== JK ==
==> flow/design.v (excerpt) <==
module testpc(
	clock,   
	reset,   
	pc,   
	instruction,   
	mem_data,   
	mem_addr,   
	mem_wdata,   
	mwrite_enable,
	mread_enable,
	regwrite_enable,   
	write_addr,   
	reg_write_data   
	);
Size in the first run: ~1700 cells after synthesis, ~140 flip-flops, about 100 I/O pins, about 11000 µm² of cells after synthesis.
Settings: LEC_CHECK=0, ABC_AREA=1, CAP_MARGIN=20, CORE_MARGIN=2, CORE_UTILIZATION=72, CTS_CLUSTER_DIAMETER=247, CTS_CLUSTER_SIZE=37, PLACE_DENSITY_LB_ADDON=0.26, SETUP_SLACK_MARGIN=-0.83, SLEW_MARGIN=20; clock period 10.1 ns.
run.sh (not shown) runs the stock make flow with config.mk's settings and CLKGATE_MAP_FILE=.
JK did not make it past global routing (5_1_grt), where a tool error ended it.
Edits applied to the flow inputs when going from JK to MS:
# JK
export LEC_CHECK = 0
export ABC_AREA = 1
export CAP_MARGIN = 20
export CORE_MARGIN = 2
export CORE_UTILIZATION = 72
export CTS_CLUSTER_DIAMETER = 247
export CTS_CLUSTER_SIZE = 37
export PLACE_DENSITY_LB_ADDON = 0.26
export SETUP_SLACK_MARGIN = -0.83
export SLEW_MARGIN = 20
create_clock -name core_clock -period 10.1 [get_ports {clock}]
# MS
export LEC_CHECK = 0
export CAP_MARGIN = 20
export CORE_MARGIN = 2
export CORE_UTILIZATION = 72
export CTS_CLUSTER_SIZE = 37
export HOLD_SLACK_MARGIN = -0.08
export MAX_ROUTING_LAYER = met4
export PLACE_DENSITY = 0.79
export SLEW_MARGIN = 20
export TNS_END_PERCENT = 5
create_clock -name core_clock -period 12.7 [get_ports {clock}]
### Flow results
[flow] MS | stages: complete | final checks: fail | reason: negative setup slack. Diff JK -> MS | basic-gate share of the synthesized area counting and, or, nand and nor cells | decrease of 17 points. Setup slack after placement is higher on MS. Synthesized cell count (MS over JK): decrease, 24%. Average cell area after synthesis for MS: about 26% up relative to JK. Starting density of the core down 1.6 points in MS wrt JK. Yosys-reported design area after synthesis for MS: 440 µm² down relative to JK. Comparing MS and JK, post-cts gate resize count is lower on MS. Delta (MS minus JK): parity-gate share of the synthesized area counting xor and xnor cells decreased by 0.20 points relative to the old numbers, core box area decreased by 1.8% relative to the old numbers, area after synthesis decreased by 440 µm² relative to the old numbers, die size decreased by 3.8% relative to the old numbers.
Inputs modified between MS and AL:
# MS
export LEC_CHECK = 0
export CAP_MARGIN = 20
export CORE_MARGIN = 2
export CORE_UTILIZATION = 72
export CTS_CLUSTER_SIZE = 37
export HOLD_SLACK_MARGIN = -0.08
export MAX_ROUTING_LAYER = met4
export PLACE_DENSITY = 0.79
export SLEW_MARGIN = 20
export TNS_END_PERCENT = 5
create_clock -name core_clock -period 12.7 [get_ports {clock}]
# AL
export LEC_CHECK = 0
export CAP_MARGIN = 20
export CORE_MARGIN = 2
export CORE_UTILIZATION = 40
export SLEW_MARGIN = 20
create_clock -name core_clock -period 15.8 [get_ports {clock}]
==> comparison <==
AL: done, clean on timing, DRC and antenna. MS → AL: insertion delay at the late pin of the worst-skew pair has decreased, net switching power has decreased, fraction of cell area in non-clock buffers has decreased. Count of clock-buffer cells in the layout up 3 in AL wrt MS. Core region area (AL vs. MS) increases by more than half. Looking at core utilization, AL sits 42 points below MS. Row required time of the critical path: AL higher / MS lower. Number of nets in the layout ended up 56 lower on AL than on MS.
Setup changes, AL to TR
# AL
export LEC_CHECK = 0
export CAP_MARGIN = 20
export CORE_MARGIN = 2
export CORE_UTILIZATION = 40
export SLEW_MARGIN = 20
create_clock -name core_clock -period 15.8 [get_ports {clock}]
# TR
export LEC_CHECK = 0
export CAP_MARGIN = 20
export CORE_MARGIN = 2
export CORE_UTILIZATION = 72
export HOLD_SLACK_MARGIN = -0.08
export PLACE_DENSITY = 0.79
export SLEW_MARGIN = 20
export TNS_END_PERCENT = 5
create_clock -name core_clock -period 13.7 [get_ports {clock}]
Notes after the runs:
TR finished all stages; however, its layout fails the closing checks, the failures being negative setup slack.
Hold slack for TR is higher than for AL.
TR vs AL: number of standard-cell rows in the floorplan down in TR
The peak ir drop on the vdd network of TR exceeds that of AL by 86%.
Compared to AL, TR has final clock period utilization by the worst path 2.5 points higher.
Delta (TR minus AL): number of detailed-routing iterations run before antenna repair up 7; number of clock sinks flat; net load switching power up about 33%; number of cells in the design after placement down 6.7%.
Cell area after layout of TR exceeds that of AL by a few percent.
Compared with AL, TR is the more power-hungry design.
TR ended up with a higher met1 usage in global routing than AL did.

* * *

testpc again, from the RTL that the note above started with.
==> flow/config.mk <==
export PLATFORM = sky130hd
export DESIGN_NAME = testpc
export DESIGN_NICKNAME = testpc
export VERILOG_FILES = /design/flow/design.v
export SDC_FILE = /design/flow/constraint.sdc
export NUM_CORES = 4
export LEC_CHECK = 0
export ABC_AREA = 0
export CAP_MARGIN = 20
export CELL_PAD_IN_SITES_GLOBAL_PLACEMENT = 2
export CORE_MARGIN = 2
export CORE_UTILIZATION = 32
export CTS_CLUSTER_DIAMETER = 351
export GPL_ROUTABILITY_DRIVEN = 1
export MAX_ROUTING_LAYER = met4
export PLACE_DENSITY_LB_ADDON = 0.11
export SLEW_MARGIN = 20
==> flow/constraint.sdc <==
create_clock -name core_clock -period 20.8 [get_ports {clock}]
set_input_delay 4.1600 -clock core_clock [delete_from_list [all_inputs] [get_ports {clock}]]
set_output_delay 4.1600 -clock core_clock [all_outputs]
set_load 0.01 [all_outputs]
Next try:
Settings changed: ABC_AREA 0 to default, CELL_PAD_IN_SITES_GLOBAL_PLACEMENT 2 to default, CORE_UTILIZATION 32 to 69, CTS_CLUSTER_DIAMETER 351 to default, CTS_CLUSTER_SIZE from default to 32, GPL_ROUTABILITY_DRIVEN 1 to default, MAX_ROUTING_LAYER met4 to default, PLACE_DENSITY_LB_ADDON 0.11 to default, SETUP_SLACK_MARGIN from default to -0.62.
Clock period 20.8 ns to 12.5 ns, I/O delays scaled along.
=> The new run ran to the end with violations: setup timing; die size goes down by about 50%; worst setup slack degrades by 2000 ps; via count is higher by about 22%; global-route usage is higher by 25 points.
Next try:
Settings changed: CORE_UTILIZATION 69 to 59, CTS_CLUSTER_SIZE 32 to default, SETUP_SLACK_MARGIN -0.62 to 2.56.
Clock period 12.5 ns to 9.28 ns, I/O delays scaled along.
=> The new run produced a layout that fails on setup timing; routed wire length went up by 9.4%; worst setup slack degrades by 2000 ps; first-iteration DRC count went down by 31%; non-clock buffer count went up by 170; clock-buffer cell count went up by 1; via count went up by 3.9%; hold slack degrades by 15 ps; die size went up by 16%.
Next try:
Settings changed: CORE_UTILIZATION 59 to 68, CTS_CLUSTER_SIZE from default to 39, SETUP_SLACK_MARGIN 2.56 to default.
Clock period 9.28 ns to 12.2 ns, I/O delays scaled along.
Outcome: The new run finished but failed the layout checks on setup timing. Total power came out lower by about 40%. Sequential share of layout area came out higher by 3.4 points. Sequential power came out lower by about 22%. Design area came out lower by about 13%. Synthesized cell count is unchanged.
Next try:
Settings changed: CORE_UTILIZATION 68 to 40, CTS_CLUSTER_SIZE 39 to default.
Clock period 12.2 ns to 16.0 ns, I/O delays scaled along.
Now the flow finished with timing, DRC and antenna clean.
Worst setup slack is better by 810 ps.
Cell count came out higher by a few percent.
Flip-flop count is unchanged.
Final area came out lower by a few percent.
Power came out lower by a quarter to a third.
No activity file was given, so power comes from the tool's default toggle rates.
